// mpadd32_shift
module mpadd32_shift (CLK, RST_N, s_out, a_in, b_in, write, start, ready);
clock: 7.17 ns
lec_check: 0
abc_area: 1
cap_margin: 25
cell_pad_in_sites_detail_placement: 0
cell_pad_in_sites_global_placement: 1
core_aspect_ratio: 1.38
core_margin: 2
core_utilization: 56
cts_cluster_size: 88
gpl_routability_driven: 0
gpl_timing_driven: 0
slew_margin: 20
tns_end_percent: 10
run.sh (not shown) runs the stock make flow with config.mk's settings and CLKGATE_MAP_FILE=.
The first run completed without violations.
Then changed:
==> flow/config.mk (replaced) <==
export PLATFORM = sky130hd
export DESIGN_NAME = mpadd32_shift
export DESIGN_NICKNAME = mpadd32_shift
export VERILOG_FILES = /design/flow/design.v
export SDC_FILE = /design/flow/constraint.sdc
export NUM_CORES = 4
export LEC_CHECK = 0
export CAP_MARGIN = 20
export CORE_MARGIN = 2
export CORE_UTILIZATION = 65
export MAX_ROUTING_LAYER = met4
export SLEW_MARGIN = 20
==> flow/constraint.sdc (replaced) <==
create_clock -name core_clock -period 4.25 [get_ports {CLK}]
set_input_delay 0.8500 -clock core_clock [delete_from_list [all_inputs] [get_ports {CLK}]]
set_output_delay 0.8500 -clock core_clock [all_outputs]
set_load 0.01 [all_outputs]
With this change the flow finished but fails on negative setup slack.
Register-to-register slack gets worse by 3500 ps.
Design area went down by 3.0%.
Global-route usage went up by 13 points.
Area after synthesis went down by 3.3%.
Then changed:
--- a/flow/config.mk
+++ b/flow/config.mk
@@ -9,4 +9,3 @@
 export CORE_MARGIN = 2
-export CORE_UTILIZATION = 65
-export MAX_ROUTING_LAYER = met4
+export CORE_UTILIZATION = 66
 export SLEW_MARGIN = 20
==> flow/constraint.sdc (replaced) <==
create_clock -name core_clock -period 2.51 [get_ports {CLK}]
set_input_delay 0.5020 -clock core_clock [delete_from_list [all_inputs] [get_ports {CLK}]]
set_output_delay 0.5020 -clock core_clock [all_outputs]
set_load 0.01 [all_outputs]
Effect: The new run failed in global routing (5_1_grt). Synthesized area does not change. Synthesized cell count is unchanged. Die area went down by 1.5%.
Then changed:
--- a/flow/config.mk
+++ b/flow/config.mk
@@ -9,3 +9,5 @@
 export CORE_MARGIN = 2
-export CORE_UTILIZATION = 66
+export CORE_UTILIZATION = 61
+export CTS_CLUSTER_SIZE = 42
+export SETUP_SLACK_MARGIN = -0.21
 export SLEW_MARGIN = 20
After rerunning: The new run produced a layout that fails on negative setup slack. Die area increases by 8.0%. Area after synthesis is unchanged. Synthesized cell count stays the same.
Then changed:
--- a/flow/config.mk
+++ b/flow/config.mk
@@ -9,5 +9,3 @@
 export CORE_MARGIN = 2
-export CORE_UTILIZATION = 61
-export CTS_CLUSTER_SIZE = 42
-export SETUP_SLACK_MARGIN = -0.21
+export CORE_UTILIZATION = 66
 export SLEW_MARGIN = 20
==> flow/constraint.sdc (replaced) <==
create_clock -name core_clock -period 4.53 [get_ports {CLK}]
set_input_delay 0.9060 -clock core_clock [delete_from_list [all_inputs] [get_ports {CLK}]]
set_output_delay 0.9060 -clock core_clock [all_outputs]
set_load 0.01 [all_outputs]
Result: The new run finished clean; wire length fell by 6.4%; synthesized cell count does not change; count of clock-buffer cells in the layout went down by 2; core utilization fell by 2.1 points; power drops by 52%; synthesized area stays the same.
Then changed:
--- a/flow/config.mk
+++ b/flow/config.mk
@@ -7,5 +7,9 @@
 export LEC_CHECK = 0
+export ABC_AREA = 1
 export CAP_MARGIN = 20
 export CORE_MARGIN = 2
-export CORE_UTILIZATION = 66
+export CORE_UTILIZATION = 72
+export CTS_CLUSTER_DIAMETER = 361
+export PLACE_DENSITY_LB_ADDON = 0.02
+export SETUP_SLACK_MARGIN = -0.26
 export SLEW_MARGIN = 20
==> flow/constraint.sdc (replaced) <==
create_clock -name core_clock -period 2.7 [get_ports {CLK}]
set_input_delay 0.5400 -clock core_clock [delete_from_list [all_inputs] [get_ports {CLK}]]
set_output_delay 0.5400 -clock core_clock [all_outputs]
set_load 0.01 [all_outputs]
Outcome: With this change the flow never finished: it broke off in clock tree synthesis (4_1_cts) (DPL-0038); area after synthesis came out higher by 3.4%; die size came out lower by 5.2%; synthesized cell count came out higher by 16%.
Power and IR drop assume default switching activity.
